==> inputs of job 8442 <==
// alu_top
module alu_top(CLK, OP1, OP2, OPRN, OUT, ZERO);
	input CLK;
	input [31:0] OP1;
	input [31:0] OP2;
	input [5:0] OPRN;
	output [31:0] OUT;
	output ZERO;
	reg [31:0] op1_q, op2_q;
	reg [5:0] oprn_q;
	reg [31:0] out_q;
	reg zero_q;
	wire [31:0] alu_out;
	wire alu_zero;
	ALU alu_inst(alu_out, alu_zero, op1_q, op2_q, oprn_q);
	always @(posedge CLK) begin
		op1_q <= OP1;
		op2_q <= OP2;
		oprn_q <= OPRN;
		out_q <= alu_out;
		zero_q <= alu_zero;
	end
	assign OUT = out_q;
	assign ZERO = zero_q;
endmodule
clock: 17.1 ns
lec_check: 0
cap_margin: 20
core_aspect_ratio: 0.5
core_margin: 2
core_utilization: 68
cts_cluster_diameter: 373
cts_cluster_size: 100
place_density: 0.42
slew_margin: 20
tns_end_percent: 20
run.sh (not shown) runs the stock make flow with config.mk's settings and CLKGATE_MAP_FILE=.
==> job 6005 (differences from job 8442) <==
==> flow/config.mk (replaced) <==
export PLATFORM = sky130hd
export DESIGN_NAME = alu_top
export DESIGN_NICKNAME = alu_top
export VERILOG_FILES = /design/flow/design.v
export SDC_FILE = /design/flow/constraint.sdc
export NUM_CORES = 4
export LEC_CHECK = 0
export CAP_MARGIN = 20
export CORE_MARGIN = 2
export CORE_UTILIZATION = 57
export SLEW_MARGIN = 20
==> flow/constraint.sdc (replaced) <==
create_clock -name core_clock -period 10.1 [get_ports {CLK}]
set_input_delay 2.0200 -clock core_clock [delete_from_list [all_inputs] [get_ports {CLK}]]
set_output_delay 2.0200 -clock core_clock [all_outputs]
set_load 0.01 [all_outputs]
==> job 3069 (differences from job 8442) <==
==> flow/config.mk (replaced) <==
export PLATFORM = sky130hd
export DESIGN_NAME = alu_top
export DESIGN_NICKNAME = alu_top
export VERILOG_FILES = /design/flow/design.v
export SDC_FILE = /design/flow/constraint.sdc
export NUM_CORES = 4
export LEC_CHECK = 0
export CAP_MARGIN = 20
export CORE_MARGIN = 2
export CORE_UTILIZATION = 65
export SETUP_SLACK_MARGIN = -2.0
export SLEW_MARGIN = 20
==> flow/constraint.sdc (replaced) <==
create_clock -name core_clock -period 28.2 [get_ports {CLK}]
set_input_delay 5.6400 -clock core_clock [delete_from_list [all_inputs] [get_ports {CLK}]]
set_output_delay 5.6400 -clock core_clock [all_outputs]
set_load 0.01 [all_outputs]
==> job 7771 (differences from job 8442) <==
==> flow/config.mk (replaced) <==
export PLATFORM = sky130hd
export DESIGN_NAME = alu_top
export DESIGN_NICKNAME = alu_top
export VERILOG_FILES = /design/flow/design.v
export SDC_FILE = /design/flow/constraint.sdc
export NUM_CORES = 4
export LEC_CHECK = 0
export CAP_MARGIN = 20
export CORE_MARGIN = 2
export CORE_UTILIZATION = 65
export HOLD_SLACK_MARGIN = 0.28
export SETUP_SLACK_MARGIN = 4.5
export SLEW_MARGIN = 20
==> flow/constraint.sdc (replaced) <==
create_clock -name core_clock -period 31.3 [get_ports {CLK}]
set_input_delay 6.2600 -clock core_clock [delete_from_list [all_inputs] [get_ports {CLK}]]
set_output_delay 6.2600 -clock core_clock [all_outputs]
set_load 0.01 [all_outputs]
==> comparison table <==
	job 8442	job 6005	job 7771	job 3069
Worst EP required	-	10.40 ns	31.59 ns	28.49 ns
Wirelength per Cell	-	36.4 um	32.6 um	30.7 um
Insertion delay of the later-clocked pin in the worst-skew pair	-	0.39 ns	0.38 ns	0.37 ns
Worst Skew	-	0.0163 ns	0.0111 ns	0.0102 ns
Sort of element at the end of the critical path	-	register	register	register
DIE WIDTH	266 um	206 um	193 um	193 um
Endpoint arrival time on the critical path	-	30.33 ns	29.86 ns	30.35 ns
Max-cap viol count	-	0	0	0
CTS tree	-	done	done	done
FF+latch area	-	2040 um2	2050 um2	2040 um2
Worst Tran Pin Value	-	1.30 ns	1.11 ns	1.13 ns
Non-clock inverter total of the final layout	-	174	174	174
Run status	stopped before the end	failed layout checks	no timing/DRC/antenna violations	failed layout checks
Last stage reached	global routing	-	-	-
Reasons for failing layout checks	-	setup timing	-	setup timing

* * *

==> tundra: inputs <==
alu_top again, from the RTL that the note above started with.
export LEC_CHECK = 0
export ABC_AREA = 1
export CAP_MARGIN = 0
export CORE_MARGIN = 2
export CORE_UTILIZATION = 71
export CTS_CLUSTER_DIAMETER = 250
export CTS_CLUSTER_SIZE = 89
export GPL_TIMING_DRIVEN = 1
export MIN_ROUTING_LAYER = met1
export SLEW_MARGIN = 10
export TNS_END_PERCENT = 5
create_clock -name core_clock -period 25.2 [get_ports {CLK}]
==> inputs of amber, as changes to tundra <==
Settings changed: ABC_AREA 1 to unset, CAP_MARGIN 0 to 20, CORE_UTILIZATION 71 to 65, CTS_CLUSTER_DIAMETER 250 to unset, CTS_CLUSTER_SIZE 89 to unset, GPL_TIMING_DRIVEN 1 to unset, MIN_ROUTING_LAYER met1 to unset, SETUP_SLACK_MARGIN set to -2.0, SLEW_MARGIN 10 to 20, TNS_END_PERCENT 5 to unset.
==> flow/constraint.sdc (replaced) <==
create_clock -name core_clock -period 28.0 [get_ports {CLK}]
set_input_delay 5.6000 -clock core_clock [delete_from_list [all_inputs] [get_ports {CLK}]]
set_output_delay 5.6000 -clock core_clock [all_outputs]
set_load 0.01 [all_outputs]
==> inputs of maple, as changes to tundra <==
Settings changed: ABC_AREA 1 to unset, CAP_MARGIN 0 to 20, CORE_UTILIZATION 71 to 58, CTS_CLUSTER_DIAMETER 250 to unset, CTS_CLUSTER_SIZE 89 to unset, GPL_TIMING_DRIVEN 1 to unset, MIN_ROUTING_LAYER met1 to unset, SETUP_SLACK_MARGIN set to 4.5, SLEW_MARGIN 10 to 20, TNS_END_PERCENT 5 to unset.
==> flow/constraint.sdc (replaced) <==
create_clock -name core_clock -period 24.1 [get_ports {CLK}]
set_input_delay 4.8200 -clock core_clock [delete_from_list [all_inputs] [get_ports {CLK}]]
set_output_delay 4.8200 -clock core_clock [all_outputs]
set_load 0.01 [all_outputs]
==> comparison <==
- Of tundra and maple, tundra has the higher synthesized cell count (gap 23%, measured against maple).
- Against tundra, the core utilization of maple is lower by 12 points.
- Of maple and tundra, maple has the higher worst hold slack (gap 110 ps).
- Maximum frequency: tundra is lower than maple (about 2.2%).
- amber failed in 5_1_grt. tundra finished but failed the layout checks on setup timing. maple finished but failed the layout checks on setup timing.
- Final cell count: tundra is higher than maple (about 16%).
- Of maple and tundra, tundra has the higher critical path depth (gap 6).
- Against maple, the via count of tundra is larger by about 17%.
- In tundra the cell area is smaller than in maple, by 1.7%.
- Against maple, the worst setup slack of tundra is higher by 430 ps.
- In tundra the sequential share of layout area is higher than in maple, by 0.12 points.
==> figures <==
| item | maple | amber | tundra |
|---|---|---|---|
| Routed vias | 21.9k | - | 25.7k |
| Number of buffers outside the clock class in the layout | 267 | - | 227 |
| Data buffer area share | 8.51% | - | 7.47% |
| Simple-Gate Area Share | 14.4% | 14.4% | 26.9% |
| R2r endpoint | zero_q | - | zero_q |
| Non-clock inverter count | 174 | - | 279 |
| Post-Synth Adder-Cell Area | 46.7% | 46.7% | 45.4% |
| Capturing element of the worst setup path | zero_q | - | zero_q |
| Worst reg2reg path depth | 77 | - | 83 |
| Final Max Slew Viols | 0 | - | 0 |
| Clock Skews | 11.7 ps | - | 10.9 ps |
| Latest clock arrival within the worst-skew pair | 380 ps | - | 390 ps |
| Dpl cell area | 25800 um2 | 24900 um2 | 25700 um2 |
| Detailed Place HPWL | 73600 um | 71300 um | 68900 um |
| CP peak stage delay | 600 ps | - | 660 ps |
| Sequential fraction of the synthesis area | 8.67% | 8.67% | 8.45% |
| Critical Path Stages | 77 | - | 83 |
| Final hold violations | 0 | - | 0 |
| Final critical-path setup slack | -4970 ps | - | -4530 ps |
| Result of the run | finished with violations | aborted with a tool error | finished with violations |
| Failing step | - | 5_1_grt | - |
| Layout check failures | setup timing | - | setup timing |
| Via density per instance | 6.87 | - | 6.95 |

* * *

==> wip/cedar <==
Starting RTL as in the previous note.
==> flow/config.mk <==
export PLATFORM = sky130hd
export DESIGN_NAME = alu_top
export DESIGN_NICKNAME = alu_top
export VERILOG_FILES = /design/flow/design.v
export SDC_FILE = /design/flow/constraint.sdc
export NUM_CORES = 4
export LEC_CHECK = 0
export CAP_MARGIN = 20
export CORE_MARGIN = 2
export CORE_UTILIZATION = 65
export MAX_ROUTING_LAYER = met4
export SETUP_SLACK_MARGIN = 3.99
export SLEW_MARGIN = 20
export TNS_END_PERCENT = 5
==> flow/constraint.sdc <==
create_clock -name core_clock -period 27.7 [get_ports {CLK}]
set_input_delay 5.5400 -clock core_clock [delete_from_list [all_inputs] [get_ports {CLK}]]
set_output_delay 5.5400 -clock core_clock [all_outputs]
set_load 0.01 [all_outputs]
==> inputs of wip/violet, as changes to wip/cedar <==
--- a/flow/config.mk
+++ b/flow/config.mk
@@ -8,7 +8,5 @@
 export CAP_MARGIN = 20
 export CORE_MARGIN = 2
-export CORE_UTILIZATION = 65
-export MAX_ROUTING_LAYER = met4
-export SETUP_SLACK_MARGIN = 3.99
+export CORE_UTILIZATION = 58
 export SLEW_MARGIN = 20
 export TNS_END_PERCENT = 5
==> flow/constraint.sdc (replaced) <==
create_clock -name core_clock -period 8.64 [get_ports {CLK}]
set_input_delay 1.7280 -clock core_clock [delete_from_list [all_inputs] [get_ports {CLK}]]
set_output_delay 1.7280 -clock core_clock [all_outputs]
set_load 0.01 [all_outputs]
==> notes <==
Synthesized cell count is the same in wip/cedar and wip/violet. Worst hold slack: wip/cedar is higher than wip/violet (0.028 ns). Against wip/cedar, the global-route usage of wip/violet is lower by 11 points. Clock skew is about the same in wip/cedar and wip/violet. wip/cedar reached the layout checks and failed them: negative setup slack. wip/violet finished but fails on negative setup slack. In wip/cedar the die area is lower than in wip/violet, by about 10%.
==> figures <==
Result of the run: wip/violet failed layout checks; wip/cedar failed layout checks
Reasons for failing layout checks: wip/violet negative setup slack; wip/cedar negative setup slack
FF-to-FF Start: wip/violet op2_q[0]; wip/cedar op1_q[0]
Number of endpoints failing setup at the final stage: wip/violet 25; wip/cedar 4
Post-CTS setup buffer count: wip/violet 2; wip/cedar 5
Fin crit period: wip/violet 28.97 ns; wip/cedar 30.05 ns
Number of placement rows: wip/violet 73; wip/cedar 69
Data buffer area share: wip/violet 11.8%; wip/cedar 7.01%
Resize count post-CTS: wip/violet 228; wip/cedar 320
Die Width: wip/violet 204 um; wip/cedar 193 um
